==> inputs of 01-02 <==
==> flow/design.v <==
`timescale 1ns / 1ps
module Filter(
  	input clk,
	input rst,
	input en,
	input [3:0] addr,
	output reg [8:0] out
    );
reg signed [8:0] sobel_val;
always @(*) begin
	case(addr)
		4'd1, 4'd3, 4'd5, 4'd7: sobel_val = -9'sd1;
		4'd4: sobel_val = 9'sd4;
		default: sobel_val = 9'sd0;
	endcase
end
always@(posedge clk) begin
		if(rst) begin
			out <= 0;
		end
		if(en) begin
			out <= sobel_val;
		end
	end
endmodule
`timescale 1ns / 1ps
module convolution(
  	input clk,
	input signed [8:0] in1,  
	input signed [8:0] in2,
	input [8:0] height,
	input [8:0] width,
	input rst,
	input en,
	input clear,
	output reg [20:0] out,
	output reg done
    );
	reg signed [26:0] data;
	reg [9:0] counter;
	always@(posedge clk) begin
		if(rst || clear)
			counter <= 0;
		else if(en) begin
			if(counter < (height*width)) begin
				counter <= counter + 1;
			end
			else begin
				counter <= 1;
			end
		end
	end
	always@(posedge clk) begin
		if(rst || clear) begin
			data <= 0;
			done <= 0;
		end
		else if(en) begin
			if(counter < (height*width)) begin
				data <= data + in1*in2;
				done <= 0;
			end
			else begin
				if(data > 1048575)
					out <= 1048575;
				else if (data < -1048576) 
					out <= -1048576;
				else
					out <= data; 
				data <= in1*in2;
				done <= 1; 
			end
		end
	end
endmodule
`timescale 1ns / 1ps
module maxpool(
   	input signed [20:0] in,
	input clk,
	input rst,
	input en,
	input [3:0] factor,
	output reg done,
	output reg [20:0] out,
	output [20:0] max
    );
	reg signed [20:0] cur_max;
	reg signed [20:0] abs_max;
	reg [7:0] counter;
	wire [7:0] size;
	wire [4:0] addr;
	wire [20:0] tempout;
	assign addr = counter;
	assign size = factor*factor;
	assign tempout = cur_max;
	assign max = abs_max;
	always@(posedge clk) begin
		if(rst) begin
			cur_max <= 21'b100000000000000000000;
			abs_max <= 0;
			counter <= 0;
			done <= 0;
		end
		else begin
		done <= 0;
		if(en) begin
			if(counter < size) begin
				counter <= counter + 1;
				if(in > cur_max) begin
					cur_max <= in;
				end
			end
			else begin
				done <= 1;
				counter <= 1;
				out <= cur_max;
				cur_max <= in;
			end
			if(in > abs_max) begin
				abs_max <= in;
			end
		end
		end
	end
endmodule
`timescale 1ns / 1ps
module address_l1(
  	input clk,
	input rst,
	input en,
	input [8:0] ht_sm,
	input [8:0] ht_lg,
	input [8:0] wt_sm,
	input [8:0] wt_lg,
	input [9:0] count,
	output [17:0] address_lg,
	output reg conv_done
    );
	wire [8:0] addrx, addry;
	reg [8:0] ADDRX, ADDRY;
	reg [8:0] OFFSET_X, OFFSET_Y;
	assign addrx = ADDRX + OFFSET_X;
	assign addry = ADDRY + OFFSET_Y;
	assign address_lg = addrx + addry*wt_lg;
	always@(posedge clk) begin
		if(rst) begin
			ADDRX <= 0;
			ADDRY <= 0;
			OFFSET_X <= 0;
			OFFSET_Y <= 0;
			conv_done <= 0;
		end
		else if(en) begin
			if(ADDRX < (wt_sm-1)) begin
				ADDRX <= ADDRX + 1;
				conv_done <= 0;
			end
			else begin
				ADDRX <= 0;
				if(ADDRY < (ht_sm-1)) begin
					ADDRY <= ADDRY + 1;
				end
				else begin
					ADDRY <= 0;
				end
			end
			if (count==(ht_sm*wt_sm-1)) begin
				if(OFFSET_X < (wt_lg-wt_sm)) begin
					OFFSET_X <= OFFSET_X + 1;
				end
				else begin
					OFFSET_X <= 0;
					if(OFFSET_Y < (ht_lg-ht_sm)) begin
						OFFSET_Y <= OFFSET_Y + 1;
					end
					else begin
						ADDRX <= 0;
						ADDRY <= 0;
						OFFSET_X <= 0;
						OFFSET_Y <= 0;
						conv_done <= 1;
					end
				end
			end
		end
	end
endmodule
`timescale 1ns / 1ps
module address_l2(
	input clk,
	input rst,
	input en,
	input [8:0] ht_sm,
	input [8:0] ht_lg,
	input [8:0] wt_sm,
	input [8:0] wt_lg,
	input [9:0] count1,
	input [8:0] factor,
	output [17:0] address_lg,
	output reg conv_done
    );
	wire [8:0] addrx, addry;
	reg [8:0] ADDRX, ADDRY;
	reg [8:0] OFFSET_X1, OFFSET_Y1, OFFSET_X2, OFFSET_Y2;
	wire [9:0] limit1;
	wire [9:0] limit2;
	assign limit1 = ht_sm*wt_sm-1;
	assign limit2 = factor*factor-1;
	assign addrx = ADDRX + OFFSET_X1 + OFFSET_X2;
	assign addry = ADDRY + OFFSET_Y1 + OFFSET_Y2;
	assign address_lg = addrx + addry*wt_lg;
	reg [9:0] count2;
	always @(posedge clk) begin
		if (rst) begin
			count2 <= 0;
		end
		else if (en) begin
			if(count1 == limit1) begin
				if(count2 < limit2) begin
					count2 <= count2 + 1;
				end
				else 
					count2 <= 0;
			end
		end
	end
	always@(posedge clk) begin
		if(rst) begin
			ADDRX <= 0;
			ADDRY <= 0;
			OFFSET_X1 <= 0;
			OFFSET_Y1 <= 0;
			OFFSET_X2 <= 0;
			OFFSET_Y2 <= 0;
			conv_done <= 0; 
		end
		else if(en) begin
			if(ADDRX < (wt_sm-1)) begin
				ADDRX <= ADDRX + 1;
				conv_done <= 0;
			end
			else begin
				ADDRX <= 0;
				if(ADDRY < (ht_sm-1)) begin
					ADDRY <= ADDRY + 1;
				end
				else begin
					ADDRY <= 0;
				end
			end
			if (count1==limit1) begin
				if(OFFSET_X1 < factor-1) begin
					OFFSET_X1 <= OFFSET_X1 + 1;
				end
				else begin
					OFFSET_X1 <= 0;
					if(OFFSET_Y1 < factor-1) begin
						OFFSET_Y1 <= OFFSET_Y1 + 1;
					end
					else begin
						OFFSET_X1 <= 0;
						OFFSET_Y1 <= 0;
					end
				end
				if (count2==limit2) begin
					if(OFFSET_X2 < (wt_lg-wt_sm-factor*2+1)) begin
						OFFSET_X2 <= OFFSET_X2 + factor;
					end
					else begin
						OFFSET_X2 <= 0;
						if(OFFSET_Y2 < (ht_lg-ht_sm-factor*2+1)) begin
							OFFSET_Y2 <= OFFSET_Y2 + factor;
						end
						else begin
							ADDRX <= 0;
							ADDRY <= 0;
							OFFSET_X1 <= 0;
							OFFSET_Y1 <= 0;
							OFFSET_Y2 <= 0;
							conv_done <= 1;
						end
					end
				end
			end
		end
	end
endmodule
`timescale 1ns / 1ps
module Top_convolution(
 input clk,
	input rst,
	input start,
	input en,
	input [12:0] addr,
	output [20:0] out,
	output [20:0] max_pl,
	output reg done,
	output pat_en,
	output [9:0] pat_addr,
	input [7:0] pat_dout,
	output img_en,
	output [17:0] img_addr,
	input [7:0] img_dout,
	output pc_en,
	output pc_we,
	output [9:0] pc_addr,
	output [10:0] pc_din,
	input [10:0] pc_dout,
	output ic_en,
	output ic_we,
	output [17:0] ic_addr,
	output [10:0] ic_din,
	input [10:0] ic_dout,
	output pl_en,
	output pl_we,
	output [12:0] pl_addr,
	output [20:0] pl_din,
	input [20:0] pl_dout
    );
	assign out = out_pl;
	reg [8:0] HT_SM, WT_SM;
	wire [8:0] ht_sm, wt_sm; 
	reg [8:0] HT_LG, WT_LG;
	wire [8:0] ht_lg, wt_lg;
	assign ht_sm = HT_SM;
	assign wt_sm = WT_SM;
	assign ht_lg = HT_LG;
	assign wt_lg = WT_LG;
	parameter [8:0] height_fil = 10, width_fil = 8, side_lap = 3, height_filpro = 8, width_filpro = 6,
	height_image = 48, width_image = 40, height_impro = 46, width_impro = 38, factor = 5;
	parameter [3:0] idle = 0, setup = 1, conv_p1 = 2, conv_p2 = 3, delay_p1 = 4, delay_p2 = 5, maxpl = 6, read = 15;
	reg [3:0] current_state, next_state;
	wire done_conv, done_maxpl;
	reg en_conv;
	wire en_maxpl;
	reg en_cnt_l1, en_cnt_l2, en_cnt_sm;
	reg clear;
	wire conv_done_l1, conv_done_l2;
	reg [1:0] conv_sel;
	assign en_maxpl = (conv_sel==3)? done_conv:0;
	wire signed [8:0] in1, in2;
	wire [20:0] out_conv;
	assign in1 = (conv_sel==2'b00)? 0: 
					(conv_sel==2'b01)? out_f: 
					(conv_sel==2'b10)? out_i:out_ip[10:2];
	assign in2 = (conv_sel==2'b00)? 0: 
					(conv_sel==2'b11)? out_fp[10:2]: out_lap;
	wire signed [20:0] in_maxpl, out_maxpl;
	assign in_maxpl = out_conv;
	reg [9:0] ADDR_SM;
	wire [17:0] addr_lg_l1;
	wire [17:0] addr_lg_l2;
	reg [17:0] ADDR_OUT;
	wire en_f, en_i, en_fp, en_ip, en_lap, en_pl;
	reg wr_ip, wr_fp, wr_pl;
	wire [9:0] addr_f;
	wire [17:0] addr_i;
	wire [9:0] addr_fp;
	wire [17:0] addr_ip;
	wire [12:0] addr_pl;
	wire [3:0] addr_lap;
	wire [10:0] in_fp, in_ip;
	wire [10:0] out_fp, out_ip;
	wire signed [20:0] in_pl;
	assign in_fp = out_conv[10:0];
	assign in_ip = out_conv[10:0];
	assign in_pl = out_maxpl;
	wire signed [8:0] out_lap;
	wire signed [7:0] out_i, out_f;	
	wire signed [20:0] out_pl;
	assign en_lap = (conv_sel==3||conv_sel==0)? 0:1;
	assign en_f = (conv_sel==1)? 1:0;
	assign en_i = (conv_sel==2)? 1:0;
	assign en_fp = (conv_sel==0)? 0:
						(conv_sel==1)? done_conv:
						(conv_sel==3)? 1:0;
	assign en_ip = (conv_sel==0)? 0:
						(conv_sel==2)? done_conv:
						(conv_sel==3)? 1:0;
	assign en_pl = (done)? en:done_maxpl;
	assign addr_f = (conv_sel==1)? addr_lg_l1:0;
	assign addr_i = (conv_sel==2)? addr_lg_l1:0;
	assign addr_lap = (conv_sel==0||conv_sel==3)? 0:ADDR_SM;
	assign addr_ip = (conv_sel==0)? 0: 
						  (conv_sel==3)? addr_lg_l2:ADDR_OUT; 
	assign addr_fp = (conv_sel==0)? 0: 
						  (conv_sel==1)? ADDR_OUT[9:0]:ADDR_SM;
	assign addr_pl = (done)? addr:ADDR_OUT[12:0];
	Filter Sobel (
    .clk(clk), 
    .rst(rst), 
    .en(en_lap), 
    .addr(addr_lap),  
    .out(out_lap)
    );
	assign pat_en = en_f;
	assign pat_addr = addr_f;
	assign out_f = pat_dout;
	assign img_en = en_i;
	assign img_addr = addr_i;
	assign out_i = img_dout;
	assign pc_en = en_fp;
	assign pc_we = wr_fp;
	assign pc_addr = addr_fp;
	assign pc_din = in_fp;
	assign out_fp = pc_dout;
	assign ic_en = en_ip;
	assign ic_we = wr_ip;
	assign ic_addr = addr_ip;
	assign ic_din = in_ip;
	assign out_ip = ic_dout;
	assign pl_en = en_pl;
	assign pl_we = wr_pl;
	assign pl_addr = addr_pl;
	assign pl_din = in_pl;
	assign out_pl = pl_dout;
	wire out_trig;
	assign out_trig = (conv_sel==2'b11)? done_maxpl:done_conv;
	always@(posedge clk) begin
		if(rst || clear) begin
			ADDR_OUT <= 0;
		end
		else if(out_trig) begin
			ADDR_OUT <= ADDR_OUT + 1;
		end	
	end
	address_l1 addr_l1 (
    .clk(clk), 
    .rst(rst||clear), 
    .en(en_cnt_l1), 
    .ht_sm(ht_sm), 
    .ht_lg(ht_lg), 
    .wt_sm(wt_sm), 
    .wt_lg(wt_lg), 
    .count(ADDR_SM), 
    .address_lg(addr_lg_l1), 
    .conv_done(conv_done_l1)
    );
	address_l2 addr_l2 (
    .clk(clk), 
    .rst(rst||clear), 
    .en(en_cnt_l2), 
    .ht_sm(ht_sm), 
    .ht_lg(ht_lg), 
    .wt_sm(wt_sm), 
    .wt_lg(wt_lg), 
	 .count1(ADDR_SM),
    .factor(factor), 
    .address_lg(addr_lg_l2), 
    .conv_done(conv_done_l2)
    );
	always@(posedge clk) begin
		if(rst||clear) begin
			ADDR_SM <= 0;
		end
		else if(en_cnt_l1||en_cnt_l2) begin
			if(ADDR_SM < (ht_sm*wt_sm-1)) begin
				ADDR_SM <= ADDR_SM + 1;
			end
			else begin
				ADDR_SM <= 0;
			end	
		end
	end
	convolution convolution (
	 .clk(clk),
    .in1(in1), 
    .in2(in2), 
    .height(ht_sm), 
    .width(wt_sm), 
    .rst(rst), 
    .en(en_conv), 
	 .clear(clear),
    .out(out_conv), 
    .done(done_conv)
    );
	maxpool maxpool (
    .in(in_maxpl), 
    .clk(clk), 
    .rst(rst), 
    .en(en_maxpl), 
    .factor(factor), 
    .done(done_maxpl), 
    .out(out_maxpl),
	 .max(max_pl)
    );
	always @(posedge clk) begin 
		if (rst) begin
			HT_SM <= 0;
			WT_SM <= 0;
			HT_LG <= 0;
			WT_SM <= 0;
			en_conv <= 0;
			en_cnt_l1 <= 0;
			en_cnt_l2 <= 0;
			wr_ip <= 0;
			wr_fp <= 0;
			wr_pl <= 0;
			clear <= 0;
			conv_sel <= 2'b00;
			done <= 0;
			current_state <= idle;
		end
		else
		case(current_state)
			idle: begin
				if(start)
					current_state <= setup;
				else
					current_state <= idle;
			end
			setup: begin
				case(conv_sel) 
					0: begin
						HT_SM <= side_lap;
						WT_SM <= side_lap;
						HT_LG <= height_fil;
						WT_LG <= width_fil;
						en_cnt_l1 <= 1;
						wr_fp <= 1;
						conv_sel <= 2'b01;
					end
					1: begin
						HT_SM <= side_lap;
						WT_SM <= side_lap;
						HT_LG <= height_image;
						WT_LG <= width_image;
						en_cnt_l1 <= 1;
						wr_ip <= 1;
						conv_sel <= 2'b10;
					end
					2: begin
						HT_SM <= height_filpro;
						WT_SM <= width_filpro;
						HT_LG <= height_impro;
						WT_LG <= width_impro;
						en_cnt_l2 <= 1;
						wr_pl <= 1;
						conv_sel <= 2'b11;
					end
				endcase
				current_state <= conv_p1;
			end
			conv_p1: begin
				en_conv <= 1;
				if(conv_done_l1) begin
					en_cnt_l1 <= 0;
					current_state <= conv_p2;
				end
				else if(conv_sel != 3)
					current_state <= conv_p1;
				else
					current_state <= maxpl;
			end
			conv_p2: begin
				en_conv <= 0;
				current_state <= delay_p1;
			end
			maxpl: begin
				if(conv_done_l2) begin
					en_cnt_l2 <= 0;
					current_state <= delay_p1;
				end
				else
					current_state <= maxpl;
			end
			delay_p1: begin
				if(conv_sel==3) begin
					if(done_maxpl) begin
						clear <= 1;
						wr_pl <= 0;
						current_state <= delay_p2;
					end
					else 
						current_state <= delay_p1;
				end
				else begin
					clear <= 1;
					wr_fp <= 0;
					wr_ip <= 0;
					current_state <= delay_p2;
				end
			end
			delay_p2: begin
				clear <= 0;
				if (conv_sel != 3) 
					current_state <= setup;
				else begin
					current_state <= read;
					conv_sel <= 2'b00;
				end
			end
			read: begin
				conv_sel <= 2'b00;
				done <= 1;
			end
		endcase
	end
endmodule
==> flow/run.sh <==
#!/bin/bash
# the make line also repeats each setting of config.mk as NAME=value (left out here)
make -C /OpenROAD-flow-scripts/flow DESIGN_CONFIG=/design/flow/config.mk WORK_HOME=/design/flow/orfs CLKGATE_MAP_FILE= finish
==> flow/config.mk <==
export PLATFORM = sky130hd
export DESIGN_NAME = Top_convolution
export DESIGN_NICKNAME = Top_convolution
export VERILOG_FILES = /design/flow/design.v
export SDC_FILE = /design/flow/constraint.sdc
export NUM_CORES = 4
export LEC_CHECK = 0
export CAP_MARGIN = 20
export CORE_ASPECT_RATIO = 0.61
export CORE_MARGIN = 9
export CORE_UTILIZATION = 25
export MIN_ROUTING_LAYER = met1
export SETUP_SLACK_MARGIN = -0.97
export SLEW_MARGIN = 20
==> flow/constraint.sdc <==
create_clock -name core_clock -period 11.0 [get_ports {clk}]
set_input_delay 2.2000 -clock core_clock [delete_from_list [all_inputs] [get_ports {clk}]]
set_output_delay 2.2000 -clock core_clock [all_outputs]
set_load 0.01 [all_outputs]
==> 05-01 (differences from 01-02) <==
==> flow/config.mk (replaced) <==
export PLATFORM = sky130hd
export DESIGN_NAME = Top_convolution
export DESIGN_NICKNAME = Top_convolution
export VERILOG_FILES = /design/flow/design.v
export SDC_FILE = /design/flow/constraint.sdc
export NUM_CORES = 4
export LEC_CHECK = 0
export CAP_MARGIN = 20
export CORE_MARGIN = 2
export CORE_UTILIZATION = 40
export SLEW_MARGIN = 20
==> flow/constraint.sdc (replaced) <==
create_clock -name core_clock -period 10.0 [get_ports {clk}]
set_input_delay 2.0000 -clock core_clock [delete_from_list [all_inputs] [get_ports {clk}]]
set_output_delay 2.0000 -clock core_clock [all_outputs]
set_load 0.01 [all_outputs]
==> results <==
| quantity | 05-01 | 01-02 |
|---|---|---|
| Run status | finished clean | finished clean |
| Std cell rows | 94 | 93 |
| Transition time of the tightest slew-check pin | 1.02 ns | 1.06 ns |
| Core area | 66000 um2 | 106000 um2 |
| Via total after detailed routing | 21.1k | 21.8k |
| Clock Latency Late Sink | 0.55 ns | 0.57 ns |
| Non-filler cells in the finished layout | 4070 | 4633 |
| Design Power | 3140 uW | 2930 uW |
| Initial antenna violation count | 0 | 2 |
| Met2 wire length | 30.0 mm | 28.4 mm |
| Initial DRC Count | 1334 | 1526 |
| Combinational share of cell area | 60.9% | 59.4% |
| Power attributed to the clock group | 1340 uW | 1270 uW |
| Final-layout non-clock buffer area share | 7.17% | 7.05% |
| Post-Route M1 WL | 32.3 mm | 40.9 mm |
| CP bufs+invs | 4 | 3 |
| Global-route wire length before repair | 108 mm | 120 mm |
| Cell-internal power | 2250 uW | 2080 uW |
| Number of global-route vias before repair | 20.2k | 20.5k |
| PwrDens | 103 nW/um2 | 94.0 nW/um2 |
| Tap cells | 864 | 1425 |
| GRT Max-Usage Layer | met2 | met1 |
| Reported combinational group power | 548 uW | 524 uW |
Power figures rest on the tool's default switching activity, not on a simulated workload.
